==> flow/design.v <==
module alu (
  input [32-1:0] a, b, 
  input [6-1:0] s,
  output [32-1:0] y,
  output zero );
  assign y = s==6'b100000 ? a+b:
  			 s==6'b100010 ? a-b:
             s==6'b100100 ? a & b:
             s==6'b100101 ? a | b:
             s==6'b100110 ? a ^ b:
             s==6'b100111 ? ~ (a | b):
  			 s==6'b100001 ? a+b:
			 b;
  assign zero = (y == 32'b0);
endmodule
module rfile (
 input clk,
 input [5-1:0] a1, a2, a3,
 output [32-1:0] rd1, rd2,
 input [32-1:0] wd3,
 input we3);
	reg [32-1:0] rf[0:32-1];
	assign rd1 = |a1 == 0 ? 0: rf[a1];
	assign rd2 = |a2 == 0 ? 0: rf[a2];
	always @(posedge clk) 
		if(we3) rf[a3] <= wd3;
endmodule
module mipse(
input clk, rst_n,
input [32-1:0] instr,
input [32-1:0] readdata,
output reg [32-1:0] pc, 
output [32-1:0] aluresult,
output [32-1:0] writedata,
output memwrite);
wire [32-1:0] srca, srcb, result;
wire [6-1:0] opcode;
wire [5-1:0] shamt;
wire [6-1:0] func;
wire [5-1:0] rs, rd, rt, writereg;
wire [6-1:0] com;
wire [32-1:0] signimm;
wire [32-1:0] unsignimm;
wire [32-1:0] pcplus4;
wire regwrite;
wire sw_op, beq_op, bne_op, addi_op, lw_op, j_op, jal_op, jr_op, alu_op;
wire ori_op, lui_op;
wire slt_op, slti_op, sltiu_op;
wire zero;
wire addiu_op, sltu_op, bltz_op, bgez_op, blez_op, sll_op, movz_op, movz_en;
assign {opcode, rs, rt, rd, shamt, func} = instr;
assign signimm = {{16{instr[15]}},instr[15:0]};
assign unsignimm = {16'b0,instr[15:0]};
assign sw_op = (opcode == 6'b101011);
assign lw_op = (opcode == 6'b100011);
assign alu_op = (opcode == 6'b000000) & (func[5:3] == 3'b100);
assign addi_op = (opcode == 6'b001000);
assign addiu_op = (opcode == 6'b001001);
assign slti_op = (opcode == 6'b001010);
assign sltiu_op = (opcode == 6'b001011);
assign ori_op = (opcode == 6'b001101);
assign lui_op = (opcode == 6'b001111);
assign beq_op = (opcode == 6'b000100);
assign bne_op = (opcode == 6'b000101);
assign j_op = (opcode == 6'b000010);
assign jal_op = (opcode == 6'b000011);
assign jr_op = (opcode == 6'b000000) & (func == 6'b001000);
assign slt_op = (opcode == 6'b000000) & (func == 6'b101010);
assign sltu_op = (opcode == 6'b000000) & (func == 6'b101001);
assign memwrite = sw_op;
assign bltz_op = (opcode == 6'b000001) & (rt == 5'b00000);
assign bgez_op = (opcode == 6'b000001) & (rt == 5'b00001);
assign blez_op = (opcode == 6'b000110);
assign sll_op = (opcode == 6'b000000) & (func == 6'b000000);
assign movz_op = (opcode == 6'b000000) & (func == 6'b010000);
assign srcb = (addi_op | lw_op | sw_op | slti_op) ? signimm : 
				lui_op ? {instr[15:0], 16'b0}:
				(ori_op | addiu_op | sltiu_op) ? unsignimm : 
								writedata;
assign com = (addi_op | addiu_op | lw_op | sw_op) ? 6'b100000: 
			ori_op ? 6'b100101:
			lui_op ? 6'b000001:
			(beq_op | bne_op | slt_op | sltu_op | slti_op | sltiu_op ) ? 6'b100010: func;
assign movz_en = movz_op & (writedata == 0);
assign result = slt_op | sltu_op | slti_op | sltiu_op ? {31'b0,aluresult[31]} :
		movz_en ?  srca:
		sll_op ? (writedata << shamt) :
		jal_op ? pcplus4:
		lw_op  ? readdata :
		aluresult;
assign regwrite = lw_op | alu_op | addi_op | addiu_op | jal_op | slt_op | sltu_op | slti_op | sltiu_op | sll_op | movz_en | ori_op | lui_op;
assign writereg = jal_op ? 5'b11111: alu_op | slt_op | sltu_op | sll_op | movz_en ? rd : rt;
alu alu_1(.a(srca), .b(srcb), .s(com), .y(aluresult), .zero(zero));
rfile rfile_1(.clk(clk), .rd1(srca), .a1(rs), .rd2(writedata), .a2(rt), 
	.wd3(result), .a3(writereg), .we3(regwrite));
assign pcplus4 = pc+4;
always @(posedge clk or negedge rst_n) 
begin 
   if(!rst_n) pc <= 0;
   else if (j_op | jal_op) 
   	 pc	<= {pc[31:28],instr[25:0],2'b0};
   else if (jr_op) 
   	 pc	<= srca;
   else if ((beq_op & zero) | (bne_op & !zero))
     pc <= pcplus4 +{signimm[29:0],2'b0} ;
	else if ((bltz_op & (srca < 0)) | (blez_op & (srca <= 0)) | (bgez_op & (srca > 0)))
     pc <= pcplus4 +{signimm[29:0],2'b0} ;
   else 
     pc <= pcplus4;
end
endmodule
==> flow/run.sh <==
#!/bin/bash
# the make line also repeats each setting of config.mk as NAME=value (left out here)
make -C /OpenROAD-flow-scripts/flow DESIGN_CONFIG=/design/flow/config.mk WORK_HOME=/design/flow/orfs CLKGATE_MAP_FILE= finish
==> flow/config.mk <==
export PLATFORM = sky130hd
export DESIGN_NAME = mipse
export DESIGN_NICKNAME = mipse
export VERILOG_FILES = /design/flow/design.v
export SDC_FILE = /design/flow/constraint.sdc
export NUM_CORES = 4
export LEC_CHECK = 0
export ABC_AREA = 1
export CAP_MARGIN = 20
export CORE_MARGIN = 2
export CORE_UTILIZATION = 62
export CTS_CLUSTER_SIZE = 99
export PLACE_DENSITY = 0.39
export SLEW_MARGIN = 20
==> flow/constraint.sdc <==
create_clock -name core_clock -period 5.62 [get_ports {clk}]
set_input_delay 1.1240 -clock core_clock [delete_from_list [all_inputs] [get_ports {clk}]]
set_output_delay 1.1240 -clock core_clock [all_outputs]
set_load 0.01 [all_outputs]
==> reports/summary.txt, run 1 <==
GPL Wtd Cong -> 1.13
synth top area cells -> edfxtp_1 46%, nand2_1 14%, o21ai_0 6.6%, nand3_1 5.2%, nor2_1 4.5%
ys flops -> 1,056
I/O pin cnt -> 163
async set-reset flop share out of synthesis -> 3.03%
yosys stat chip area -> 67,000 µm²
CTS root buf -> clkbuf_16
hold_buf cts -> 0
Seq/Total Area, Yosys -> 47.1%
post-synth design cell area -> 67,000 µm²
Synth Area in Adders -> 1.65%
Syn Inst Count -> 8,559
Netlist cell types -> 71
total CTS buffers -> 107
MUX share of area -> 0.134%
Cell Rows -> 120
Synth Area per Inst -> 7.83 µm²
CTS sink count -> 1,056
die height -> 333 µm
CTS Buffer Depth -> 3
YS warnings -> 2
# H-tree levels -> 3
Top cell area share -> 45.9%
XOR/XNOR share of the synthesized area -> 0.810%
Top logic family -> simple AND/OR/NAND/NOR gates
Synthesized Nets -> 8,713
DPL Wire Length -> 226,000 µm
count leader, synth -> nand2_1
Core Util at FP -> 62.5%
die span in x -> 333 µm
Synth top cells by count -> 2,455 x nand2_1, 1,024 x edfxtp_1, 888 x o21ai_0
IO buf count -> 162
Post-synth EDFFs -> 1,024
post-place setup slack -> -1580 ps
ys flop type -> edfxtp_1
yosys simple share -> 26.3%
Synth area leader -> edfxtp_1
status -> did not finish
Failed at -> global routing
die area -> 111,000 µm²
Complex Gates by Area -> 15.5%
yosys cell count -> 8,559
core area -> 107,000 µm²
==> through the flow <==
stage	hold WS, ps	power (mW)	cell area [µm²]	TNS, ps	instances
floorplan	532	13.5	67700	-26860	8559
global placement	515	17.7	80500	-1377570	10891
detailed placement	526	17.8	80500	-1505380	10891
CTS	543	25.3	87800	-15780	11256
==> timing repair <==
item,CTS
setup endpoints to repair,862
gates resized,624
pin swaps,147
buffers inserted,145
gates cloned,24
==> run 2: changes to the inputs <==
- ABC_AREA: 1 -> unset
- CORE_UTILIZATION: 62 -> 72
- CTS_CLUSTER_SIZE: 99 -> 41
- PLACE_DENSITY: 0.39 -> 0.64
- SETUP_SLACK_MARGIN: unset -> -0.6
- clock period: 5.62 -> 8.8 ns (I/O delays scaled with it)
==> reports/summary.txt, run 2 <==
yosys simple share -> 8.03% (-18 points)
global route overflow -> 3,093
Top logic family -> multiplexers
Synth Area per Inst -> 13.5 µm² (+72%)
Synth top cells by count -> 1,024 x edfxtp_1, 431 x mux4_2, 334 x mux2i_1
# H-tree levels -> 3 (unchanged)
async set-reset flop share out of synthesis -> 3.03% (unchanged)
Seq/Total Area, Yosys -> 51.6% (+4.5 points)
Cell Rows -> 106 (-12%)
Post-synth EDFFs -> 1,024 (unchanged)
MUX share of area -> 22.3% (+22 points)
die span in x -> 296 µm (-11%)
Complex Gates by Area -> 11.4% (-4.1 points)
die height -> 296 µm (-11%)
synth top area cells -> edfxtp_1 50%, mux4_2 16%, mux2i_1 5.5%, nor2_1 1.8%, ha_1 1.8%
XOR/XNOR share of the synthesized area -> 1.53% (+0.72 points)
status -> did not finish
I/O pin cnt -> 163 (unchanged)
Failed at -> global routing
die area -> 87,300 µm² (-21%)
Netlist cell types -> 112 (+58%)
CTS sink count -> 1,056 (unchanged)
Synthesized Nets -> 4,700 (-46%)
Syn Inst Count -> 4,546 (-47%)
Tool Error -> [ERROR GRT-0116] Global routing finished with congestion. Check the congestion regions in the DRC Viewer.
core area -> 84,000 µm² (-22%)
DPL Wire Length -> 204,000 µm (-9.6%)
yosys cell count -> 4,546 (-47%)
Synth area leader -> edfxtp_1
Top cell area share -> 50.3% (+4.4 points)
Core Util at FP -> 72.9% (+10 points)
ys flops -> 1,056 (unchanged)
Synth Area in Adders -> 1.81% (+0.16 points)
ys flop type -> edfxtp_1
Total GRT Usage -> 96.5%
CTS root buf -> clkbuf_16
CTS Buffer Depth -> 3 (unchanged)
total CTS buffers -> 98 (-8.4%)
IO buf count -> 162 (unchanged)
GPL Wtd Cong -> 1.14 (+0.66%)
yosys stat chip area -> 61,200 µm² (-8.7%)
YS warnings -> 2 (unchanged)
post-synth design cell area -> 61,200 µm² (-8.7%)
count leader, synth -> edfxtp_1
## run 2: per-layer routing
metal | global-route usage [%] | overflow
met2 | 106 | 1583
met1 | 93.7 | 358
met4 | 97.3 | 705
met3 | 90.4 | 397
met5 | 73.8 | 50
## run 2: timing repair
item,4_1_cts
pin swaps,3
endpoints found under the setup margin,52
setup buffers,1
gates cloned,7
hold buffers,0
resized,39
## run 2: metrics by stage
step | cell area [µm²] | setup slack (ps) | hold slack, ps | setup TNS (ps) | std cells
after floorplan | 61200 | -557 | 553 | -196680 | 4546
after global placement | 70600 | -653 | 566 | -29960 | 6434
after detailed placement | 70600 | -941 | 580 | -106770 | 6435
after CTS | 74200 | -573 | 596 | -11080 | 6610
==> run 3: changes to the inputs <==
- CAP_MARGIN: 20 -> 35
- CORE_UTILIZATION: 72 -> 35
- CTS_CLUSTER_SIZE: 41 -> 32
- MAX_ROUTING_LAYER: unset -> met5
- MIN_ROUTING_LAYER: unset -> met1
- PLACE_DENSITY: 0.64 -> 0.66
- SETUP_SLACK_MARGIN: -0.6 -> 1.47
- SLEW_MARGIN: 20 -> 25
- clock period: 8.8 -> 9.69 ns (I/O delays scaled with it)
==> reports/summary.txt, run 3 <==
status -> no timing/DRC/antenna violations
Complex Gates by Area -> 11.4% (unchanged)
DRC -> 0
die area -> 178,000 µm² (+100%)
YS warnings -> 2 (unchanged)
CTS root buf -> clkbuf_16
routed vias/inst -> 6.50
TritonCTS clock tree -> built
Cell Rows -> 153 (+44%)
Clock Power Share -> 30.0%
worst clock skew -> 53.7 ps
nature of the critical path endpoint -> primary output
post-place setup slack -> 158 ps (+1100 ps)
Syn Inst Count -> 4,546 (unchanged)
period utilization -> 91.1%
Reg2Reg Depth -> 33
path type of the worst min-delay path -> flop to flop
Synth Area in Adders -> 1.81% (unchanged)
maximum vdd drop -> 0.151 mV
Top pwr grp -> registers
Clock net power -> 4.36 mW
crit path DAT -> 6890 ps
# H-tree levels -> 3 (unchanged)
Logic pwr share -> 31.6%
yosys stat chip area -> 61,200 µm² (unchanged)
Worst Tran Pin Value -> 1040 ps
Area Growth Syn to Fin -> 25.6%
CTS sink count -> 1,056 (unchanged)
MUX share of area -> 22.3% (unchanged)
core area -> 174,000 µm² (+110%)
largest net degree at the start of global routing -> 43
Clock Pin Slew Worst Setup and Hold Paths -> 60 ps
hold path startpoint -> pc[30]
yosys simple share -> 8.03% (unchanged)
hold_buf cts -> 0 (unchanged)
hold path cells -> 2
clock latency (worst-skew pair) -> 770 ps
fin. max-slew vios -> 0
die span in x -> 422 µm (+43%)
PwrDens -> 189 nW/µm²
IO buf count -> 162 (unchanged)
Total GRT Usage -> 28.3%
final setup violation count -> 0
hold endpoint -> pc[30]
Netlist cell types -> 112 (unchanged)
worst hold slack -> 600 ps
ANT nets after route -> 0
Total Routed Length -> 263,000 µm
Int Pwr -> 9.80 mW
setup TNS -> 0 ps
Top cell area share -> 50.3% (unchanged)
die height -> 422 µm (+43%)
endpoints failing hold -> 0
Seq group -> 5.57 mW
global route overflow -> 0
Synth top cells by count -> 1,024 x edfxtp_1, 431 x mux4_2, 334 x mux2i_1
vias in the first global route -> 47,680
XOR/XNOR share of the synthesized area -> 1.53% (unchanged)
total power -> 14.5 mW
max_cap viols -> 0
cell family with most CP delay -> AND-OR/OR-AND gates
worst-path fanout max -> 12
final net count -> 5,372
R2R Path Start -> rfile_1.rf[15][0]
total CTS buffers -> 106 (+8.2%)
synth top area cells -> edfxtp_1 50%, mux4_2 16%, mux2i_1 5.5%, nor2_1 1.8%, ha_1 1.8%
DPL Wire Length -> 175,000 µm (-14%)
CP Launch Type -> primary input
Synth Area per Inst -> 13.5 µm² (unchanged)
number of cells after detailed placement -> 7,280 (+13%)
first-pass GRT wire length -> 361,000 µm
Fillers -> 15,470
clock period minus worst slack -> 8830 ps
RSZ-0062 raised after global routing -> yes
crit-path max cell delay -> 530 ps
GPL Wtd Cong -> 1.06 (-6.5%)
Reg power frac -> 38.3%
count leader, synth -> edfxtp_1
async set-reset flop share out of synthesis -> 3.03% (unchanged)
yosys cell count -> 4,546 (unchanged)
routed len/inst -> 34.4 µm
WP depth -> 26
Final Worst Setup Slack -> 863 ps
Max Freq -> 113 MHz
DRT Pass-1 Iters -> 6
post-synth design cell area -> 61,200 µm² (unchanged)
Post-synth EDFFs -> 1,024 (unchanged)
leakage power -> 27.0 nW
ys flop type -> edfxtp_1
Final Non-Filler Cells -> 7,643
DRT iter0 DRCs -> 7,985
Buf/Inv on CP -> 8
I/O pin cnt -> 163 (unchanged)
switching power -> 4.72 mW
Seq/Total Area, Yosys -> 51.6% (unchanged)
initial antenna violation count -> 14
Required @ worst endpoint -> 7750 ps
Worst slew margin -> 30.3%
Post-Place Cell Area -> 69,600 µm² (-1.4%)
Finished Cell Area -> 76,800 µm²
CTS Buffer Depth -> 3 (unchanged)
Core Util at FP -> 35.2% (-38 points)
Layout Utilization -> 44.2%
critical path class -> primary input to primary output
Comb power -> 4.59 mW
r2r setup slk -> 2440 ps
crit path from -> instr[16]
crit path to -> aluresult[31]
ys flops -> 1,056 (unchanged)
tool warning count -> 53
Synth area leader -> edfxtp_1
Synthesized Nets -> 4,700 (unchanged)
Max stage delay cell, worst path -> mux4_2
via count -> 49,677
Top logic family -> multiplexers
worst r2r dst -> pc[20]
net switching fraction of the power -> 32.5%
## run 3: area by class of cell
| type | count | area [µm²] | share of cell area [%] |
|---|---|---|---|
| multi-input combinational | 3053 | 29500 | 38.4 |
| antenna | 7 | 17.5 | 0.0228 |
| clock inverter | 77 | 935 | 1.22 |
| tap | 2325 | 2910 | 3.79 |
| clock buffer | 124 | 2720 | 3.54 |
| inverter | 129 | 492 | 0.640 |
| sequential | 1056 | 31600 | 41.1 |
| timing repair buffer | 872 | 8690 | 11.3 |
## run 3: layer usage
| metal | part of all wire (%) | track usage [%] |
|---|---|---|
| met1 | 34 | 35.0 |
| met2 | 44 | 43.4 |
| met3 | 13 | 7.22 |
| met4 | 8.6 | 19.9 |
| met5 | 0.027 | 0 |
## run 3: repair_timing
item	4_1_cts	5_1_grt
setup endpoints to repair	92	60
hold endpoints to repair	0	0
gates cloned	21	4
pin swaps	70	80
gates resized	325	169
buffers inserted	80	46
==> run 4: changes to the inputs <==
- CAP_MARGIN: 35 -> 20
- CORE_UTILIZATION: 35 -> 71
- CTS_CLUSTER_DIAMETER: unset -> 242
- CTS_CLUSTER_SIZE: 32 -> 99
- MAX_ROUTING_LAYER: met5 -> unset
- MIN_ROUTING_LAYER: met1 -> unset
- PLACE_DENSITY: 0.66 -> 0.41
- SETUP_SLACK_MARGIN: 1.47 -> unset
- SLEW_MARGIN: 25 -> 20
- clock period: 9.69 -> 15.0 ns (I/O delays scaled with it)
==> reports/summary.txt, run 4 <==
Complex Gates by Area -> 11.4% (unchanged)
Synth top cells by count -> 1,024 x edfxtp_1, 431 x mux4_2, 334 x mux2i_1
IO buf count -> 162 (unchanged)
CTS sink count -> 1,056 (unchanged)
Post-synth EDFFs -> 1,024 (unchanged)
yosys simple share -> 8.03% (unchanged)
Failed at -> global routing
async set-reset flop share out of synthesis -> 3.03% (unchanged)
synth top area cells -> edfxtp_1 50%, mux4_2 16%, mux2i_1 5.5%, nor2_1 1.8%, ha_1 1.8%
YS warnings -> 2 (unchanged)
Synthesized Nets -> 4,700 (unchanged)
Syn Inst Count -> 4,546 (unchanged)
die height -> 298 µm (-30%)
# H-tree levels -> 1 (-2)
CTS Buffer Depth -> 3 (unchanged)
XOR/XNOR share of the synthesized area -> 1.53% (unchanged)
ys flops -> 1,056 (unchanged)
MUX share of area -> 22.3% (unchanged)
hold_buf cts -> 0 (unchanged)
Seq/Total Area, Yosys -> 51.6% (unchanged)
post-synth design cell area -> 61,200 µm² (unchanged)
ys flop type -> edfxtp_1
I/O pin cnt -> 163 (unchanged)
Top cell area share -> 50.3% (unchanged)
CTS root buf -> clkbuf_16
DPL Wire Length -> 185,000 µm (+6.1%)
yosys cell count -> 4,546 (unchanged)
Top logic family -> multiplexers
total CTS buffers -> 15 (-86%)
Synth Area per Inst -> 13.5 µm² (unchanged)
GPL Wtd Cong -> 1.08 (+1.7%)
Netlist cell types -> 112 (unchanged)
core area -> 85,300 µm² (-51%)
Post-CTS Setup Bufs -> 0 (-100%)
Synth Area in Adders -> 1.81% (unchanged)
status -> did not finish
Synth area leader -> edfxtp_1
Core Util at FP -> 71.8% (+37 points)
number of cells after detailed placement -> 5,745 (-21%)
count leader, synth -> edfxtp_1
die area -> 88,500 µm² (-50%)
yosys stat chip area -> 61,200 µm² (unchanged)
Cell Rows -> 107 (-30%)
die span in x -> 298 µm (-30%)
post-cts sizing count -> 0 (-100%)
## run 4: through the flow
stage                     cell area [µm²]  hold slack [ps]  setup slack, ps
after CTS                           65200              655             1290
after detailed placement            64700              588             1400
after floorplan                     61200              553             2590
after global placement              64600              557             1570
==> run 5: changes to the inputs <==
- CORE_UTILIZATION: 71 -> 61
- CTS_CLUSTER_DIAMETER: 242 -> unset
- CTS_CLUSTER_SIZE: 99 -> 57
- PLACE_DENSITY: 0.41 -> unset
- PLACE_DENSITY_LB_ADDON: unset -> 0.06
- SETUP_SLACK_MARGIN: unset -> 1.59
- TNS_END_PERCENT: unset -> 5
- clock period: 15.0 -> 5.54 ns (I/O delays scaled with it)
==> reports/summary.txt, run 5 <==
YS warnings -> 2 (unchanged)
core area -> 99,700 µm² (+17%)
Synth Area in Adders -> 1.81% (unchanged)
async set-reset flop share out of synthesis -> 3.03% (unchanged)
Synth area leader -> edfxtp_1
yosys stat chip area -> 61,200 µm² (unchanged)
XOR/XNOR share of the synthesized area -> 1.53% (unchanged)
IO buf count -> 162 (unchanged)
# H-tree levels -> 3 (+2)
Total GRT Usage -> 76.9%
hold_buf cts -> 0 (unchanged)
Netlist cell types -> 112 (unchanged)
Complex Gates by Area -> 11.4% (unchanged)
Post-synth EDFFs -> 1,024 (unchanged)
Failed at -> global routing
global route overflow -> 570
DPL Wire Length -> 215,000 µm (+16%)
Top logic family -> multiplexers
GPL Wtd Cong -> 1.12 (+3.6%)
CTS Buffer Depth -> 3 (unchanged)
CTS root buf -> clkbuf_16
ys flops -> 1,056 (unchanged)
Synth Area per Inst -> 13.5 µm² (unchanged)
Post-Place Cell Area -> 74,600 µm² (+15%)
Synthesized Nets -> 4,700 (unchanged)
die span in x -> 321 µm (+7.8%)
ys flop type -> edfxtp_1
yosys simple share -> 8.03% (unchanged)
synth top area cells -> edfxtp_1 50%, mux4_2 16%, mux2i_1 5.5%, nor2_1 1.8%, ha_1 1.8%
total CTS buffers -> 103 (+88)
die height -> 321 µm (+7.8%)
Top cell area share -> 50.3% (unchanged)
status -> did not finish
count leader, synth -> edfxtp_1
Seq/Total Area, Yosys -> 51.6% (unchanged)
MUX share of area -> 22.3% (unchanged)
Tool Error -> [ERROR GRT-0116] Global routing finished with congestion. Check the congestion regions in the DRC Viewer.
I/O pin cnt -> 163 (unchanged)
Synth top cells by count -> 1,024 x edfxtp_1, 431 x mux4_2, 334 x mux2i_1
CTS sink count -> 1,056 (unchanged)
yosys cell count -> 4,546 (unchanged)
Syn Inst Count -> 4,546 (unchanged)
Cell Rows -> 116 (+8.4%)
die area -> 103,000 µm² (+16%)
post-synth design cell area -> 61,200 µm² (unchanged)
Core Util at FP -> 61.4% (-10 points)
==> run 5: through the flow <==
| stage | instances | TNS (ps) | utilization, % | power (mW) | setup slack, ps |
|---|---|---|---|---|---|
| 2_1_floorplan | 4546 | -4245090 | - | 13.8 | -2620 |
| 3_5_place_dp | 6979 | -3064810 | 74.8 | 18.3 | -2800 |
| 3_3_place_gp | 6979 | -2944550 | 74.8 | 18.1 | -2730 |
| 4_1_cts | 7259 | -1148230 | 80.6 | 26.1 | -1710 |
==> run 5: routing by layer <==
metal,GRT usage (%),overflow
met2,93.8,317
met4,77.9,240
met3,59.8,6
met5,32.2,0
met1,77.0,7
==> run 5: repair_timing <==
action / CTS
pin swaps: 94
buffers inserted: 78
cloned: 13
endpoints found under the setup margin: 2143
gates resized: 459
==> run 6: changes to the inputs <==
- CELL_PAD_IN_SITES_DETAIL_PLACEMENT: unset -> 2
- CELL_PAD_IN_SITES_GLOBAL_PLACEMENT: unset -> 1
- CORE_UTILIZATION: 61 -> 19
- CTS_CLUSTER_SIZE: 57 -> unset
- GPL_TIMING_DRIVEN: unset -> 0
- MAX_ROUTING_LAYER: unset -> met4
- PLACE_DENSITY: unset -> 0.36
- PLACE_DENSITY_LB_ADDON: 0.06 -> unset
- SETUP_SLACK_MARGIN: 1.59 -> unset
- TNS_END_PERCENT: 5 -> unset
- clock period: 5.54 -> 10.0 ns (I/O delays scaled with it)
==> reports/summary.txt, run 6 <==
core area -> 321,000 µm² (+220%)
# H-tree levels -> 4 (+1)
Core Util at FP -> 19.1% (-42 points)
Required @ worst endpoint -> 8000 ps
crit path to -> aluresult[27]
Max Freq -> 99.7 MHz
Worst slew margin -> 20.6%
Post-Place Cell Area -> 73,100 µm² (-2.0%)
setup TNS -> -33.9 ps
hold path startpoint -> pc[30]
Post-synth EDFFs -> 1,024 (unchanged)
ys flop type -> edfxtp_1
endpoints failing hold -> 0
total power -> 15.5 mW
async set-reset flop share out of synthesis -> 3.03% (unchanged)
hold endpoint -> pc[30]
yosys simple share -> 8.03% (unchanged)
switching power -> 5.53 mW
Clock Pin Slew Worst Setup and Hold Paths -> 50 ps
clock latency (worst-skew pair) -> 840 ps
CTS sink count -> 1,056 (unchanged)
worst hold slack -> 642 ps
CTS root buf -> clkbuf_16
worst r2r dst -> pc[10]
routed len/inst -> 40.0 µm
max_cap viols -> 0
final setup violation count -> 1
R2R Path Start -> rfile_1.rf[7][1]
Top logic family -> multiplexers
Reg power frac -> 34.7%
crit path DAT -> 8030 ps
r2r setup slk -> 1920 ps
status -> failed layout checks
SO Viols -> negative setup slack
Synth area leader -> edfxtp_1
Seq/Total Area, Yosys -> 51.6% (unchanged)
Int Pwr -> 10.0 mW
post-synth design cell area -> 61,200 µm² (unchanged)
YS warnings -> 2 (unchanged)
Total GRT Usage -> 23.8%
Area Growth Syn to Fin -> 33.5%
crit path from -> instr[21]
via count -> 49,566
Finished Cell Area -> 81,700 µm²
PwrDens -> 190 nW/µm²
final net count -> 5,324
period utilization -> 100%
Total Routed Length -> 384,000 µm
nature of the critical path endpoint -> primary output
Max stage delay cell, worst path -> mux4_2
count leader, synth -> edfxtp_1
Cell Rows -> 208 (+79%)
Worst Tran Pin Value -> 1190 ps
largest net degree at the start of global routing -> 33
CTS Buffer Depth -> 3 (unchanged)
XOR/XNOR share of the synthesized area -> 1.53% (unchanged)
DRT iter0 DRCs -> 5,365
Top cell area share -> 50.3% (unchanged)
crit-path max cell delay -> 540 ps
global route overflow -> 0
maximum vdd drop -> 0.123 mV
path type of the worst min-delay path -> flop to flop
DRC -> 0
synth top area cells -> edfxtp_1 50%, mux4_2 16%, mux2i_1 5.5%, nor2_1 1.8%, ha_1 1.8%
fin. max-slew vios -> 0
net switching fraction of the power -> 35.6%
Comb power -> 4.94 mW
Synth Area in Adders -> 1.81% (unchanged)
DPL Wire Length -> 293,000 µm (+36%)
Logic pwr share -> 31.8%
die span in x -> 571 µm (+78%)
total CTS buffers -> 138 (+34%)
tool warning count -> 52
Buf/Inv on CP -> 13
clock period minus worst slack -> 10,030 ps
Complex Gates by Area -> 11.4% (unchanged)
Final Worst Setup Slack -> -33.9 ps
CP Launch Type -> primary input
ys flops -> 1,056 (unchanged)
RSZ-0062 raised after global routing -> yes
routed vias/inst -> 5.16
worst-path fanout max -> 5
I/O pin cnt -> 163 (unchanged)
Syn Inst Count -> 4,546 (unchanged)
Synthesized Nets -> 4,700 (unchanged)
Layout Utilization -> 25.5%
yosys stat chip area -> 61,200 µm² (unchanged)
Synth Area per Inst -> 13.5 µm² (unchanged)
IO buf count -> 158 (-2.5%)
Synth top cells by count -> 1,024 x edfxtp_1, 431 x mux4_2, 334 x mux2i_1
cell family with most CP delay -> AND-OR/OR-AND gates
Clock net power -> 5.21 mW
crit-path most repeated cell -> buf_16
Clock Power Share -> 33.5%
ANT nets after route -> 0
initial antenna violation count -> 23
Netlist cell types -> 112 (unchanged)
Reg2Reg Depth -> 28
Top pwr grp -> registers
DRT Pass-1 Iters -> 6
Seq group -> 5.39 mW
GPL Wtd Cong -> 0.919 (-18%)
MUX share of area -> 22.3% (unchanged)
WP depth -> 29
FF+latch area -> 31,600 µm²
yosys cell count -> 4,546 (unchanged)
vias in the first global route -> 51,326
hold path cells -> 2
logic area -> 29,900 µm²
first-pass GRT wire length -> 506,000 µm
Fillers -> 34,192
die height -> 571 µm (+78%)
worst clock skew -> 78.8 ps
TritonCTS clock tree -> built
leakage power -> 27.3 nW
die area -> 327,000 µm² (+220%)
critical path class -> primary input to primary output
==> run 6: layer usage <==
| layer | part of all wire (%) | vias to the layer above | GRT usage [%] | routed length (µm) |
|---|---|---|---|---|
| li1 | - | 19699 | - | - |
| met1 | 44 | 27464 | 31.4 | 170000 |
| met2 | 46 | 1902 | 37.3 | 177000 |
| met3 | 5.5 | 501 | 3.12 | 21000 |
| met4 | 4.2 | 0 | 8.11 | 15900 |
| met5 | 0 | - | - | 0 |
==> run 6: layout make-up <==
class / count / share of cell area, %
antenna: 14 / 0.0429
inverter: 129 / 0.634
tap: 4305 / 6.59
timing repair buffer: 501 / 8.31
buffer: 291 / 3.43
multi-input combinational: 3053 / 36.7
sequential: 1056 / 38.6
clock inverter: 84 / 1.33
clock buffer: 168 / 4.39
==> run 6: repair_timing <==
| action | in CTS | in global routing |
|---|---|---|
| setup endpoints to repair | 2117 | 49 |
| hold buffers | 0 | 0 |
| gates resized | 655 | 126 |
| gates cloned | 1 | 0 |
| pin swaps | 71 | 26 |
| buffers inserted | 103 | 52 |
==> run 6: metrics by stage <==
stage / worst slack (ps) / std cells
floorplan: 5.25 / 4546
global placement: -9860 / 9009
detailed placement: -5630 / 9195
CTS: -79.5 / 9540
global route: -67.5 / 9590
finish: -33.9 / 9601
==> run 7: changes to the inputs <==
- ABC_AREA: unset -> 0
- CAP_MARGIN: 20 -> 5
- CELL_PAD_IN_SITES_DETAIL_PLACEMENT: 2 -> 0
- CELL_PAD_IN_SITES_GLOBAL_PLACEMENT: 1 -> unset
- CORE_ASPECT_RATIO: unset -> 0.62
- CORE_UTILIZATION: 19 -> 71
- CTS_CLUSTER_DIAMETER: unset -> 195
- GPL_ROUTABILITY_DRIVEN: unset -> 1
- GPL_TIMING_DRIVEN: 0 -> 1
- MAX_ROUTING_LAYER: met4 -> unset
- PLACE_DENSITY: 0.36 -> unset
- SETUP_SLACK_MARGIN: unset -> 1.01
- TNS_END_PERCENT: unset -> 5
- clock period: 10.0 -> 17.2 ns (I/O delays scaled with it)
==> reports/summary.txt, run 7 <==
Top cell area share -> 50.3% (unchanged)
die span in x -> 377 µm (-34%)
core area -> 85,000 µm² (-74%)
MUX share of area -> 22.3% (unchanged)
yosys simple share -> 8.03% (unchanged)
DPL Wire Length -> 210,000 µm (-28%)
Netlist cell types -> 112 (unchanged)
Synth Area in Adders -> 1.81% (unchanged)
global route overflow -> 800
status -> did not finish
total CTS buffers -> 93 (-33%)
Cell Rows -> 84 (-60%)
Top logic family -> multiplexers
# H-tree levels -> 3 (-1)
die area -> 88,600 µm² (-73%)
Synth area leader -> edfxtp_1
GPL Wtd Cong -> 1.10 (+19%)
Seq/Total Area, Yosys -> 51.6% (unchanged)
yosys stat chip area -> 61,200 µm² (unchanged)
Core Util at FP -> 72.0% (+53 points)
Tool Error -> [ERROR GRT-0116] Global routing finished with congestion. Check the congestion regions in the DRC Viewer.
Failed at -> global routing
ys flops -> 1,056 (unchanged)
post-synth design cell area -> 61,200 µm² (unchanged)
Post-CTS Setup Bufs -> 0 (-100%)
Post-synth EDFFs -> 1,024 (unchanged)
yosys cell count -> 4,546 (unchanged)
XOR/XNOR share of the synthesized area -> 1.53% (unchanged)
I/O pin cnt -> 163 (unchanged)
synth top area cells -> edfxtp_1 50%, mux4_2 16%, mux2i_1 5.5%, nor2_1 1.8%, ha_1 1.8%
post-cts sizing count -> 0 (-100%)
ys flop type -> edfxtp_1
Synth top cells by count -> 1,024 x edfxtp_1, 431 x mux4_2, 334 x mux2i_1
Total GRT Usage -> 87.6%
YS warnings -> 2 (unchanged)
CTS sink count -> 1,056 (unchanged)
IO buf count -> 162 (+2.5%)
async set-reset flop share out of synthesis -> 3.03% (unchanged)
count leader, synth -> edfxtp_1
die height -> 235 µm (-59%)
hold_buf cts -> 0 (unchanged)
Complex Gates by Area -> 11.4% (unchanged)
Synth Area per Inst -> 13.5 µm² (unchanged)
CTS Buffer Depth -> 3 (unchanged)
Synthesized Nets -> 4,700 (unchanged)
CTS root buf -> clkbuf_16
Syn Inst Count -> 4,546 (unchanged)
==> run 7: metrics by stage <==
| step | cells | instance area, µm² | power [mW] | setup WS, ps |
|---|---|---|---|---|
| floorplan | 4546 | 61200 | 4.42 | 3910 |
| CTS | 5873 | 67600 | 7.55 | 2000 |
| detailed placement | 5704 | 64600 | 5.37 | 2220 |
| global placement | 5702 | 64500 | 5.28 | 2270 |
==> run 7: routing by layer <==
layer	overflow	GRT usage [%]
met1	79	91.7
met2	351	94.0
met3	84	83.6
met4	273	76.8
met5	13	61.6
==> run 8: changes to the inputs <==
- ABC_AREA: 0 -> 1
- CAP_MARGIN: 5 -> 20
- CORE_ASPECT_RATIO: 0.62 -> unset
- CORE_MARGIN: 2 -> 8
- CORE_UTILIZATION: 71 -> 57
- CTS_CLUSTER_DIAMETER: 195 -> unset
- CTS_CLUSTER_SIZE: unset -> 61
- GPL_ROUTABILITY_DRIVEN: 1 -> unset
- GPL_TIMING_DRIVEN: 1 -> unset
- MAX_ROUTING_LAYER: unset -> met4
- PLACE_DENSITY_LB_ADDON: unset -> 0.28
- SETUP_SLACK_MARGIN: 1.01 -> 0.23
- SLEW_MARGIN: 20 -> 30
- TNS_END_PERCENT: 5 -> unset
- clock period: 17.2 -> 8.12 ns (I/O delays scaled with it)
==> reports/summary.txt, run 8 <==
status -> no timing/DRC/antenna violations
Post-synth EDFFs -> 1,024 (unchanged)
Cell Chain, Critical Path -> buf_4, clkinv_2, buf_12, buf_4, nand3_1, o31ai_1, o211ai_1, buf_4, inv_1, ha_1, a21oi_1, nand2_1, a21oi_2, nand3_1, nand3_1, nand2_1, nand2_1, nand2_1, nand2_1, nand2_1, nand3_1, nand2_1, inv_1, clkdlybuf4s50_1
WP depth -> 24
Area Growth Syn to Fin -> 20.9%
final setup violation count -> 0
RSZ-0062 raised after global routing -> yes
Comb power -> 5.95 mW
vias in the first global route -> 66,257
hold_buf cts -> 0 (unchanged)
crit-path most repeated cell -> nand2_1
synth top area cells -> edfxtp_1 46%, nand2_1 14%, o21ai_0 6.6%, nand3_1 5.2%, nor2_1 4.5%
worst r2r dst -> rfile_1.rf[4][29]
Clock Pin Slew Worst Setup and Hold Paths -> 50 ps
cell family with most CP delay -> buffers and inverters
post-synth design cell area -> 67,000 µm² (+9.5%)
TritonCTS clock tree -> built
Complex Gates by Area -> 15.5% (+4.1 points)
Reg power frac -> 36.7%
global route overflow -> 0
Top cell area share -> 45.9% (-4.4 points)
Top logic family -> simple AND/OR/NAND/NOR gates
Buf/Inv on CP -> 8
I/O pin cnt -> 163 (unchanged)
Clock Power Share -> 29.6%
Cell Rows -> 126 (+50%)
total CTS buffers -> 107 (+15%)
Clock net power -> 5.23 mW
first-pass GRT wire length -> 449,000 µm
MUX share of area -> 0.134% (-22 points)
crit-path max cell delay -> 910 ps
GPL Wtd Cong -> 1.11 (+0.81%)
Synthesized Nets -> 8,713 (+85%)
async set-reset flop share out of synthesis -> 3.03% (unchanged)
Fillers -> 9,049
crit path to -> aluresult[31]
setup TNS -> 0 ps
endpoints failing hold -> 0
hold path startpoint -> pc[1]
fin. max-slew vios -> 0
die span in x -> 359 µm (-4.8%)
Seq/Total Area, Yosys -> 47.1% (-4.5 points)
Max stage delay cell, worst path -> o211ai_1
die height -> 359 µm (+53%)
ys flops -> 1,056 (unchanged)
DRT Pass-1 Iters -> 10
clock latency (worst-skew pair) -> 800 ps
ys flop type -> edfxtp_1
Total Routed Length -> 320,000 µm
CTS sink count -> 1,056 (unchanged)
leakage power -> 34.0 nW
maximum vdd drop -> 0.297 mV
yosys simple share -> 26.3% (+18 points)
R2R Path Start -> rfile_1.rf[10][26]
CTS root buf -> clkbuf_16
initial antenna violation count -> 12
Core Util at FP -> 57.1% (-15 points)
critical path class -> primary input to primary output
switching power -> 6.24 mW
Syn Inst Count -> 8,559 (+88%)
worst clock skew -> 85.8 ps
core area -> 117,000 µm² (+38%)
yosys cell count -> 8,559 (+88%)
r2r setup slk -> 2280 ps
Synth area leader -> edfxtp_1
XOR/XNOR share of the synthesized area -> 0.810% (-0.72 points)
YS warnings -> 2 (unchanged)
PwrDens -> 218 nW/µm²
Synth Area in Adders -> 1.65% (-0.16 points)
largest net degree at the start of global routing -> 143
max_cap viols -> 0
path type of the worst min-delay path -> flop to flop
Top pwr grp -> registers
CTS Buffer Depth -> 3 (unchanged)
Required @ worst endpoint -> 6500 ps
hold endpoint -> pc[1]
Reg2Reg Depth -> 36
Logic pwr share -> 33.7%
Worst slew margin -> 22.5%
DPL Wire Length -> 217,000 µm (+3.3%)
ANT nets after route -> 0
hold path cells -> 2
Seq group -> 6.50 mW
Netlist cell types -> 71 (-37%)
die area -> 129,000 µm² (+45%)
CP Launch Type -> primary input
Synth top cells by count -> 2,455 x nand2_1, 1,024 x edfxtp_1, 888 x o21ai_0
net switching fraction of the power -> 35.3%
Worst Tran Pin Value -> 1160 ps
DRT iter0 DRCs -> 14,048
routed len/inst -> 29.6 µm
tool warning count -> 53
Total GRT Usage -> 48.1%
Max Freq -> 125 MHz
final net count -> 9,325
worst-path fanout max -> 25
# H-tree levels -> 3 (unchanged)
DRC -> 0
via count -> 72,345
yosys stat chip area -> 67,000 µm² (+9.5%)
Int Pwr -> 11.4 mW
routed vias/inst -> 6.69
IO buf count -> 162 (unchanged)
clock period minus worst slack -> 7990 ps
count leader, synth -> nand2_1
Layout Utilization -> 69.1%
crit path from -> instr[24]
crit path DAT -> 6360 ps
Synth Area per Inst -> 7.83 µm² (-42%)
nature of the critical path endpoint -> primary output
period utilization -> 98.4%
[run 8: timing repair]
item / 4_1_cts / 5_1_grt
setup buffers: 11 / 12
setup endpoints to repair: 26 / 30
gates cloned: 1 / 9
pin swaps: 6 / 21
gates resized: 61 / 212
[run 8: per-stage QoR]
| stage | instance area [µm²] | hold WS [ps] | total power, mW | std cells | worst slack [ps] |
|---|---|---|---|---|---|
| 6_report | 81000 | 547 | 17.7 | 10813 | 133 |
| 5_1_grt | 81000 | 599 | 18.1 | 10808 | -21.0 |
| 4_1_cts | 79800 | 545 | 17.2 | 10776 | 83.6 |
| 3_5_place_dp | 75800 | 532 | 12.1 | 10565 | -211 |
| 3_3_place_gp | 75800 | 533 | 12.0 | 10565 | -182 |
| 2_1_floorplan | 67000 | 532 | 9.30 | 8559 | 750 |
[run 8: per-layer routing]
metal	wire (µm)	track usage (%)
met5	0	-
met4	27000	29.7
met3	55600	16.9
met2	130000	67.0
met1	108000	59.7
[run 8: final cells by class]
type	instances	area, µm²	share of cell area, %
Sequential cell	1056	31600	38.9
Multi-Input combinational cell	6235	31100	38.4
Timing Repair Buffer	1031	9910	12.2
Inverter	739	2840	3.50
Clock buffer	121	2730	3.37
Tap cell	1536	1920	2.37
Clock inverter	78	938	1.16
Antenna cell	16	40.0	0.0494
Timing Repair inverter	1	11.3	0.0139
==> run 9: changes to the inputs <==
- CELL_PAD_IN_SITES_DETAIL_PLACEMENT: 0 -> unset
- CELL_PAD_IN_SITES_GLOBAL_PLACEMENT: unset -> 2
- CORE_ASPECT_RATIO: unset -> 1.94
- CORE_MARGIN: 8 -> 2
- CORE_UTILIZATION: 57 -> 37
- CTS_CLUSTER_DIAMETER: unset -> 328
- CTS_CLUSTER_SIZE: 61 -> unset
- GPL_ROUTABILITY_DRIVEN: unset -> 1
- MAX_ROUTING_LAYER: met4 -> met5
- PLACE_DENSITY_LB_ADDON: 0.28 -> 0.23
- SETUP_SLACK_MARGIN: 0.23 -> unset
- SLEW_MARGIN: 30 -> 20
- clock period: 8.12 -> 7.41 ns (I/O delays scaled with it)
==> reports/summary.txt, run 9 <==
total power -> 20.0 mW (+13%)
SO Viols -> negative setup slack
Core Util at FP -> 37.2% (-20 points)
core area -> 180,000 µm² (+53%)
Worst slew margin -> 35.1% (+13 points)
vias in the first global route -> 68,544 (+3.5%)
RSZ-0062 raised after global routing -> yes
worst r2r dst -> rfile_1.rf[16][19]
Synth area leader -> edfxtp_1
crit path from -> instr[21]
Complex Gates by Area -> 15.5% (unchanged)
Reg2Reg Depth -> 34 (-5.6%)
ys flops -> 1,056 (unchanged)
CTS Buffer Depth -> 3 (unchanged)
Syn Inst Count -> 8,559 (unchanged)
switching power -> 7.32 mW (+17%)
Post-synth EDFFs -> 1,024 (unchanged)
worst-path fanout max -> 41 (+64%)
Top cell area share -> 45.9% (unchanged)
Top pwr grp -> combinational logic
nature of the critical path endpoint -> primary output
via count -> 70,574 (-2.4%)
synth top area cells -> edfxtp_1 46%, nand2_1 14%, o21ai_0 6.6%, nand3_1 5.2%, nor2_1 4.5%
Netlist cell types -> 71 (unchanged)
post-synth design cell area -> 67,000 µm² (unchanged)
crit-path most repeated cell -> buf_4
final setup violation count -> 1 (+1)
WP depth -> 32 (+33%)
die span in x -> 310 µm (-14%)
final net count -> 9,784 (+4.9%)
Finished Cell Area -> 87,800 µm² (+8.4%)
Final Non-Filler Cells -> 12,129 (+12%)
number of cells after detailed placement -> 11,858 (+12%)
PwrDens -> 228 nW/µm² (+4.4%)
Clock net power -> 5.42 mW (+4%)
Max stage delay cell, worst path -> clkdlybuf4s50_1
first-pass GRT wire length -> 535,000 µm (+19%)
Synth top cells by count -> 2,455 x nand2_1, 1,024 x edfxtp_1, 888 x o21ai_0
CTS root buf -> clkbuf_16
Comb power -> 7.45 mW (+25%)
Seq/Total Area, Yosys -> 47.1% (unchanged)
crit path to -> aluresult[20]
initial antenna violation count -> 14 (+2)
I/O pin cnt -> 163 (unchanged)
CTS sink count -> 1,056 (unchanged)
Required @ worst endpoint -> 5930 ps (-570 ps)
yosys cell count -> 8,559 (unchanged)
period utilization -> 100% (+2.0 points)
path type of the worst min-delay path -> flop to flop
r2r setup slk -> 1300 ps (-980 ps)
cell family with most CP delay -> buffers and inverters
Total Routed Length -> 392,000 µm (+23%)
Synthesized Nets -> 8,713 (unchanged)
ys flop type -> edfxtp_1
status -> failed layout checks
post-place setup slack -> -1000 ps (-793 ps)
hold path startpoint -> pc[30]
XOR/XNOR share of the synthesized area -> 0.810% (unchanged)
DRT iter0 DRCs -> 7,376 (-47%)
crit-path max cell delay -> 470 ps (-440 ps)
critical path class -> primary input to primary output
clock latency (worst-skew pair) -> 750 ps (-50 ps)
net switching fraction of the power -> 36.6% (+1.4 points)
ANT nets after route -> 0 (unchanged)
Post-Place Cell Area -> 81,600 µm² (+7.6%)
DRC -> 0 (unchanged)
Final Worst Setup Slack -> -27.9 ps (-161 ps)
clock period minus worst slack -> 7440 ps
Seq group -> 7.12 mW (+9.5%)
Synth Area in Adders -> 1.65% (unchanged)
Total GRT Usage -> 41.8% (-6.3 points)
R2R Path Start -> rfile_1.rf[8][10]
Layout Utilization -> 48.8% (-20 points)
max_cap viols -> 0 (unchanged)
Clock Pin Slew Worst Setup and Hold Paths -> 70 ps (+20 ps)
hold path cells -> 2 (unchanged)
endpoints failing hold -> 0 (unchanged)
fin. max-slew vios -> 0 (unchanged)
leakage power -> 36.8 nW (+8.4%)
async set-reset flop share out of synthesis -> 3.03% (unchanged)
YS warnings -> 2 (unchanged)
Reg power frac -> 35.6% (-1.1 points)
global route overflow -> 0 (unchanged)
routed vias/inst -> 5.82 (-13%)
CP Launch Type -> primary input
hold endpoint -> pc[30]
largest net degree at the start of global routing -> 54 (-62%)
count leader, synth -> nand2_1
maximum vdd drop -> 0.197 mV (-34%)
Max Freq -> 134 MHz
crit path DAT -> 5960 ps (-400 ps)
GPL Wtd Cong -> 1.06 (-4.2%)
TritonCTS clock tree -> built
Cell Rows -> 217 (+72%)
yosys simple share -> 26.3% (unchanged)
routed len/inst -> 32.4 µm (+9.3%)
DPL Wire Length -> 285,000 µm (+31%)
yosys stat chip area -> 67,000 µm² (unchanged)
Top logic family -> simple AND/OR/NAND/NOR gates
Int Pwr -> 12.7 mW (+11%)
Buf/Inv on CP -> 12 (+4)
die height -> 597 µm (+66%)
Clock Power Share -> 27.1% (-2.5 points)
die area -> 185,000 µm² (+43%)
MUX share of area -> 0.134% (unchanged)
Logic pwr share -> 37.3% (+3.6 points)
Synth Area per Inst -> 7.83 µm² (unchanged)
total CTS buffers -> 99 (-7.5%)
Worst Tran Pin Value -> 964 ps (-194 ps)
tool warning count -> 52 (-1.9%)
worst clock skew -> 68.7 ps (-17.2 ps)
# H-tree levels -> 3 (unchanged)
Area Growth Syn to Fin -> 31.0%
DRT Pass-1 Iters -> 6 (-4)
IO buf count -> 162 (unchanged)
run 9: per-layer routing:
layer / up-vias / global-route usage (%) / part of all wire [%]
met5: - / 0 / 0.016
met4: 8 / 42.1 / 12
met3: 1411 / 8.24 / 7.4
met2: 3962 / 69.9 / 48
met1: 33974 / 42.4 / 32
li1: 31219 / - / -
run 9: stage by stage:
step | TNS [ps] | hold WS, ps
2_1_floorplan | 0 | 532
3_3_place_gp | -188070 | 566
3_5_place_dp | -173800 | 578
4_1_cts | -1090 | 595
5_1_grt | -568 | 620
6_report | -27.9 | 580
run 9: area by class of cell:
| type | instances | area (µm²) |
|---|---|---|
| Antenna cell | 10 | 25.0 |
| Clock buffer | 114 | 2530 |
| Clock inverter | 67 | 785 |
| Fill cell | 17548 | 92200 |
| Inverter | 739 | 2850 |
| Tap cell | 2409 | 3010 |
| Timing Repair Buffer | 1498 | 15500 |
| Sequential cell | 1056 | 31600 |
| Multi-Input combinational cell | 6235 | 31500 |
| Timing Repair inverter | 1 | 8.76 |
run 9: timing repair:
item / 4_1_cts / 5_1_grt
pin swaps: 17 / 42
endpoints found under the setup margin: 62 / 64
hold buffers: 0 / 0
setup buffers: 32 / 30
gates cloned: 15 / 4
resized: 277 / 196
==> run 10: changes to the inputs <==
- CELL_PAD_IN_SITES_DETAIL_PLACEMENT: unset -> 2
- CELL_PAD_IN_SITES_GLOBAL_PLACEMENT: 2 -> 1
- CORE_ASPECT_RATIO: 1.94 -> 0.58
- CORE_MARGIN: 2 -> 3
- CORE_UTILIZATION: 37 -> 19
- CTS_CLUSTER_DIAMETER: 328 -> 77
- GPL_ROUTABILITY_DRIVEN: 1 -> unset
- GPL_TIMING_DRIVEN: unset -> 0
- HOLD_SLACK_MARGIN: unset -> -0.06
- MAX_ROUTING_LAYER: met5 -> met4
- PLACE_DENSITY: unset -> 0.61
- PLACE_DENSITY_LB_ADDON: 0.23 -> unset
- SLEW_MARGIN: 20 -> 10
- clock period: 7.41 -> 6.77 ns (I/O delays scaled with it)
==> reports/summary.txt, run 10 <==
post-synth design cell area -> 67,000 µm² (unchanged)
DRC -> 0 (unchanged)
clock period minus worst slack -> 7870 ps
worst hold slack -> 376 ps (-204 ps)
period utilization -> 116% (+16 points)
met3 usage -> 19.3% (+11 points)
Total Routed Length -> 576,000 µm (+47%)
CTS Buffer Depth -> 3 (unchanged)
GPL Wtd Cong -> 1.07 (+0.96%)
Synth Area per Inst -> 7.83 µm² (unchanged)
Max stage delay cell, worst path -> nand4_1
grt met1 use -> 39.2% (-3.3 points)
crit path to -> aluresult[31]
Required @ worst endpoint -> 5420 ps (-510 ps)
endpoints failing hold -> 0 (unchanged)
clock latency (worst-skew pair) -> 840 ps (+90 ps)
yosys simple share -> 26.3% (unchanged)
crit-path most repeated cell -> nand2_1
critical path class -> primary input to primary output
DRT iter0 DRCs -> 18,304 (+150%)
CTS root buf -> clkbuf_16
Core Util at FP -> 19.2% (-18 points)
routed vias/inst -> 6.01 (+3.3%)
PwrDens -> 256 nW/µm² (+13%)
ANT nets after route -> 0 (unchanged)
Top pwr grp -> combinational logic
Post-synth EDFFs -> 1,024 (unchanged)
Area Growth Syn to Fin -> 39.9%
YS warnings -> 2 (unchanged)
tool warning count -> 52 (unchanged)
GRT Max-Usage Layer -> met1
Reg power frac -> 32.5% (-3.1 points)
met2 Usage GRT -> 35.6% (-34 points)
vias in the first global route -> 79,087 (+15%)
# H-tree levels -> 3 (unchanged)
die span in x -> 786 µm (+150%)
status -> failed layout checks
Syn Inst Count -> 8,559 (unchanged)
Top cell area share -> 45.9% (unchanged)
worst r2r dst -> rfile_1.rf[22][31]
Total GRT Usage -> 30.4% (-11 points)
die area -> 360,000 µm² (+95%)
setup TNS -> -335,020 ps (-334,990 ps)
initial antenna violation count -> 90 (+76)
largest net degree at the start of global routing -> 33 (-39%)
Clock net power -> 6.62 mW (+22%)
Worst slew margin -> 6.29% (-29 points)
crit-path max cell delay -> 560 ps (+90 ps)
WP depth -> 35 (+9.4%)
worst-path fanout max -> 6 (-85%)
Post-Place Cell Area -> 78,100 µm² (-4.3%)
SO Viols -> negative setup slack
ys flop type -> edfxtp_1
Finished Cell Area -> 93,700 µm² (+6.8%)
max_cap viols -> 0 (unchanged)
crit path from -> instr[16]
worst clock skew -> 90.7 ps (+22.0 ps)
DRT Pass-1 Iters -> 9 (+3)
CTS sink count -> 1,056 (unchanged)
cell family with most CP delay -> simple AND/OR/NAND/NOR gates
CP Launch Type -> primary input
maximum vdd drop -> 0.215 mV (+9.3%)
Synth Area in Adders -> 1.65% (unchanged)
async set-reset flop share out of synthesis -> 3.03% (unchanged)
IO buf count -> 156 (-3.7%)
core area -> 350,000 µm² (+94%)
TritonCTS clock tree -> built
r2r setup slk -> -20 ps (-1320 ps)
die height -> 458 µm (-23%)
post-place setup slack -> -5410 ps (-4410 ps)
switching power -> 10.1 mW (+38%)
yosys cell count -> 8,559 (unchanged)
global route overflow -> 0 (unchanged)
XOR/XNOR share of the synthesized area -> 0.810% (unchanged)
nature of the critical path endpoint -> primary output
DPL Wire Length -> 399,000 µm (+40%)
Comb power -> 9.60 mW (+29%)
Reg2Reg Depth -> 41 (+21%)
path type of the worst min-delay path -> primary input to async pin
yosys stat chip area -> 67,000 µm² (unchanged)
Synth area leader -> edfxtp_1
Clock Power Share -> 27.5% (+0.4 points)
Int Pwr -> 13.9 mW (+9.8%)
MUX share of area -> 0.134% (unchanged)
final net count -> 9,548 (-2.4%)
Seq group -> 7.82 mW (+9.8%)
Seq/Total Area, Yosys -> 47.1% (unchanged)
Final Worst Setup Slack -> -1100 ps (-1070 ps)
Worst Tran Pin Value -> 1410 ps (+442 ps)
first-pass GRT wire length -> 727,000 µm (+36%)
Max Freq -> 127 MHz
Clock Pin Slew Worst Setup and Hold Paths -> 70 ps (about the same)
leakage power -> 36.7 nW (-0.36%)
total power -> 24.0 mW (+20%)
final setup violation count -> 1,277 (+1,276)
Buf/Inv on CP -> 10 (-2)
Cell Rows -> 165 (-24%)
Fillers -> 39,623 (+130%)
RSZ-0062 raised after global routing -> yes
fin. max-slew vios -> 0 (unchanged)
via count -> 85,985 (+22%)
Synth top cells by count -> 2,455 x nand2_1, 1,024 x edfxtp_1, 888 x o21ai_0
Netlist cell types -> 71 (unchanged)
R2R Path Start -> rfile_1.rf[5][28]
Complex Gates by Area -> 15.5% (unchanged)
Top logic family -> simple AND/OR/NAND/NOR gates
synth top area cells -> edfxtp_1 46%, nand2_1 14%, o21ai_0 6.6%, nand3_1 5.2%, nor2_1 4.5%
Logic pwr share -> 39.9% (+2.6 points)
net switching fraction of the power -> 42.1% (+5.5 points)
routed len/inst -> 40.3 µm (+24%)
count leader, synth -> nand2_1
Synthesized Nets -> 8,713 (unchanged)
total CTS buffers -> 106 (+7.1%)
I/O pin cnt -> 163 (unchanged)
ys flops -> 1,056 (unchanged)
crit path DAT -> 6510 ps (+550 ps)
-- run 10: final cells by class --
| class | instances | area (µm²) | share of cell area [%] |
|---|---|---|---|
| diodes | 150 | 375 | 0.400 |
| plain buffers | 527 | 6720 | 7.16 |
| clock buffers | 135 | 2780 | 2.97 |
| clock inverters | 60 | 677 | 0.722 |
| inverters | 739 | 2910 | 3.10 |
| multi-input cells | 6235 | 34200 | 36.5 |
| flip-flops and latches | 1056 | 31600 | 33.7 |
| well taps | 4676 | 5850 | 6.24 |
| repair buffers | 729 | 8710 | 9.29 |
-- run 10: what timing repair did --
action	CTS	global route
buffers inserted	284	123
endpoints found under the setup margin	2132	1629
endpoints found under the hold margin	0	0
pin swaps	201	178
cloned	6	6
gates resized	1705	549
hold buffers	0	0
-- run 10: metal layers --
metal / share of wire, % / vias to the layer above
met3: 20 / 2316
met4: 6.4 / 0
li1: - / 30962
met5: 0 / -
met1: 38 / 43601
met2: 35 / 9106
-- run 10: per-stage QoR --
stage / utilization (%) / cells
after floorplan: - / 8559
after global placement: 21.3 / 13391
after detailed placement: 22.3 / 13543
after CTS: 25.8 / 14027
after global routing: 26.8 / 14272
final: 26.8 / 14307
==> run 11: changes to the inputs <==
- ABC_AREA: 1 -> unset
- CELL_PAD_IN_SITES_DETAIL_PLACEMENT: 2 -> unset
- CELL_PAD_IN_SITES_GLOBAL_PLACEMENT: 1 -> unset
- CORE_ASPECT_RATIO: 0.58 -> unset
- CORE_MARGIN: 3 -> 2
- CORE_UTILIZATION: 19 -> 72
- CTS_CLUSTER_DIAMETER: 77 -> unset
- GPL_TIMING_DRIVEN: 0 -> unset
- HOLD_SLACK_MARGIN: -0.06 -> unset
- MAX_ROUTING_LAYER: met4 -> unset
- PLACE_DENSITY: 0.61 -> 0.67
- SETUP_SLACK_MARGIN: unset -> 1.95
- SLEW_MARGIN: 10 -> 20
- clock period: 6.77 -> 10.1 ns (I/O delays scaled with it)
==> reports/summary.txt, run 11 <==
yosys stat chip area -> 61,200 µm² (-8.7%)
# H-tree levels -> 3 (unchanged)
Cell Rows -> 106 (-36%)
Top cell area share -> 50.3% (+4.4 points)
post-synth design cell area -> 61,200 µm² (-8.7%)
Synth area leader -> edfxtp_1
Synth top cells by count -> 1,024 x edfxtp_1, 431 x mux4_2, 334 x mux2i_1
global route overflow -> 2,435
ys flops -> 1,056 (unchanged)
Complex Gates by Area -> 11.4% (-4.1 points)
CTS Buffer Depth -> 3 (unchanged)
MUX share of area -> 22.3% (+22 points)
CTS root buf -> clkbuf_16
Top logic family -> multiplexers
XOR/XNOR share of the synthesized area -> 1.53% (+0.72 points)
number of cells after detailed placement -> 5,938 (-56%)
total CTS buffers -> 103 (-2.8%)
DPL Wire Length -> 192,000 µm (-52%)
IO buf count -> 162 (+3.8%)
Total GRT Usage -> 95.8%
Tool Error -> [ERROR GRT-0116] Global routing finished with congestion. Check the congestion regions in the DRC Viewer.
Core Util at FP -> 72.9% (+54 points)
Seq/Total Area, Yosys -> 51.6% (+4.5 points)
synth top area cells -> edfxtp_1 50%, mux4_2 16%, mux2i_1 5.5%, nor2_1 1.8%, ha_1 1.8%
Synth Area in Adders -> 1.81% (+0.16 points)
CTS sink count -> 1,056 (unchanged)
Netlist cell types -> 112 (+58%)
yosys cell count -> 4,546 (-47%)
Syn Inst Count -> 4,546 (-47%)
YS warnings -> 2 (unchanged)
die height -> 296 µm (-36%)
GPL Wtd Cong -> 1.11 (+3.6%)
Failed at -> global routing
post-place setup slack -> 9.18 ps (+5420 ps)
Synth Area per Inst -> 13.5 µm² (+72%)
yosys simple share -> 8.03% (-18 points)
status -> did not finish
ys flop type -> edfxtp_1
Synthesized Nets -> 4,700 (-46%)
async set-reset flop share out of synthesis -> 3.03% (unchanged)
Post-Place Cell Area -> 66,800 µm² (-14%)
die span in x -> 296 µm (-62%)
Post-synth EDFFs -> 1,024 (unchanged)
count leader, synth -> edfxtp_1
core area -> 84,000 µm² (-76%)
I/O pin cnt -> 163 (unchanged)
die area -> 87,300 µm² (-76%)
==> run 11: stage by stage <==
step / util (%) / power (mW)
2_1_floorplan: - / 7.60
3_3_place_gp: 79.5 / 9.07
3_5_place_dp: 79.5 / 9.23
4_1_cts: 87.2 / 13.7
==> run 11: metal layers <==
metal / GRT usage, % / GRT overflow
met2: 102 / 960
met3: 90.7 / 389
met1: 94.2 / 396
met4: 97.7 / 632
met5: 82.0 / 58
==> run 11: what timing repair did <==
| item | CTS |
|---|---|
| cloned | 24 |
| pin swaps | 85 |
| hold buffers | 0 |
| setup endpoints to repair | 1395 |
| gates resized | 428 |
| buffers inserted | 82 |
==> run 12: changes to the inputs <==
- ABC_AREA: unset -> 0
- CAP_MARGIN: 20 -> 5
- CELL_PAD_IN_SITES_DETAIL_PLACEMENT: unset -> 1
- CELL_PAD_IN_SITES_GLOBAL_PLACEMENT: unset -> 1
- CORE_ASPECT_RATIO: unset -> 0.62
- CORE_UTILIZATION: 72 -> 45
- CTS_CLUSTER_DIAMETER: unset -> 360
- CTS_CLUSTER_SIZE: unset -> 53
- GPL_ROUTABILITY_DRIVEN: unset -> 0
- GPL_TIMING_DRIVEN: unset -> 0
- MAX_ROUTING_LAYER: unset -> met4
- MIN_ROUTING_LAYER: unset -> met2
- PLACE_DENSITY: 0.67 -> unset
- PLACE_DENSITY_LB_ADDON: unset -> 0.03
- SETUP_SLACK_MARGIN: 1.95 -> 3.47
- SLEW_MARGIN: 20 -> 15
- TNS_END_PERCENT: unset -> 5
- clock period: 10.1 -> 11.6 ns (I/O delays scaled with it)
==> reports/summary.txt, run 12 <==
Cell Rows -> 106 (unchanged)
Syn Inst Count -> 4,546 (unchanged)
MUX share of area -> 22.3% (unchanged)
yosys stat chip area -> 61,200 µm² (unchanged)
Netlist cell types -> 112 (unchanged)
Tool Error -> [ERROR GRT-0116] Global routing finished with congestion. Check the congestion regions in the DRC Viewer.
die span in x -> 472 µm (+60%)
Failed at -> global routing
global route overflow -> 3,502
post-place setup slack -> -3180 ps (-3190 ps)
async set-reset flop share out of synthesis -> 3.03% (unchanged)
Seq/Total Area, Yosys -> 51.6% (unchanged)
YS warnings -> 2 (unchanged)
die height -> 294 µm (-0.40%)
CTS sink count -> 1,056 (unchanged)
Complex Gates by Area -> 11.4% (unchanged)
XOR/XNOR share of the synthesized area -> 1.53% (unchanged)
ys flop type -> edfxtp_1
status -> did not finish
hold_buf cts -> 0 (unchanged)
Core Util at FP -> 45.4% (-28 points)
ys flops -> 1,056 (unchanged)
I/O pin cnt -> 163 (unchanged)
# H-tree levels -> 1 (-2)
Synth Area per Inst -> 13.5 µm² (unchanged)
post-synth design cell area -> 61,200 µm² (unchanged)
Top cell area share -> 50.3% (unchanged)
IO buf count -> 158 (-2.5%)
total CTS buffers -> 23 (-78%)
Top logic family -> multiplexers
core area -> 135,000 µm² (+61%)
Synth Area in Adders -> 1.81% (unchanged)
yosys cell count -> 4,546 (unchanged)
Post-Place Cell Area -> 68,700 µm² (+2.9%)
yosys simple share -> 8.03% (unchanged)
die area -> 139,000 µm² (+59%)
Synth area leader -> edfxtp_1
count leader, synth -> edfxtp_1
Synth top cells by count -> 1,024 x edfxtp_1, 431 x mux4_2, 334 x mux2i_1
synth top area cells -> edfxtp_1 50%, mux4_2 16%, mux2i_1 5.5%, nor2_1 1.8%, ha_1 1.8%
Post-synth EDFFs -> 1,024 (unchanged)
CTS root buf -> clkbuf_16
Total GRT Usage -> 87.4%
CTS Buffer Depth -> 3 (unchanged)
DPL Wire Length -> 232,000 µm (+21%)
Synthesized Nets -> 4,700 (unchanged)
number of cells after detailed placement -> 6,609 (+11%)
run 12: layer usage:
layer | GRT usage [%] | GRT overflow
met5 | - | -
met4 | 63.1 | 159
met3 | 103 | 3103
met2 | 86.8 | 240
met1 | - | -
run 12: repair_timing:
action                                   CTS
cloned                                     2
pin swaps                                 96
setup buffers                            146
resized                                  700
endpoints found under the setup margin  2142
run 12: per-stage QoR:
| step | utilization, % | setup TNS, ps |
|---|---|---|
| CTS | 54.1 | 0 |
| detailed placement | 50.9 | -3238370 |
| global placement | 48.5 | -8072900 |
| floorplan | - | 0 |
No activity file was given, so power comes from the tool's default toggle rates.
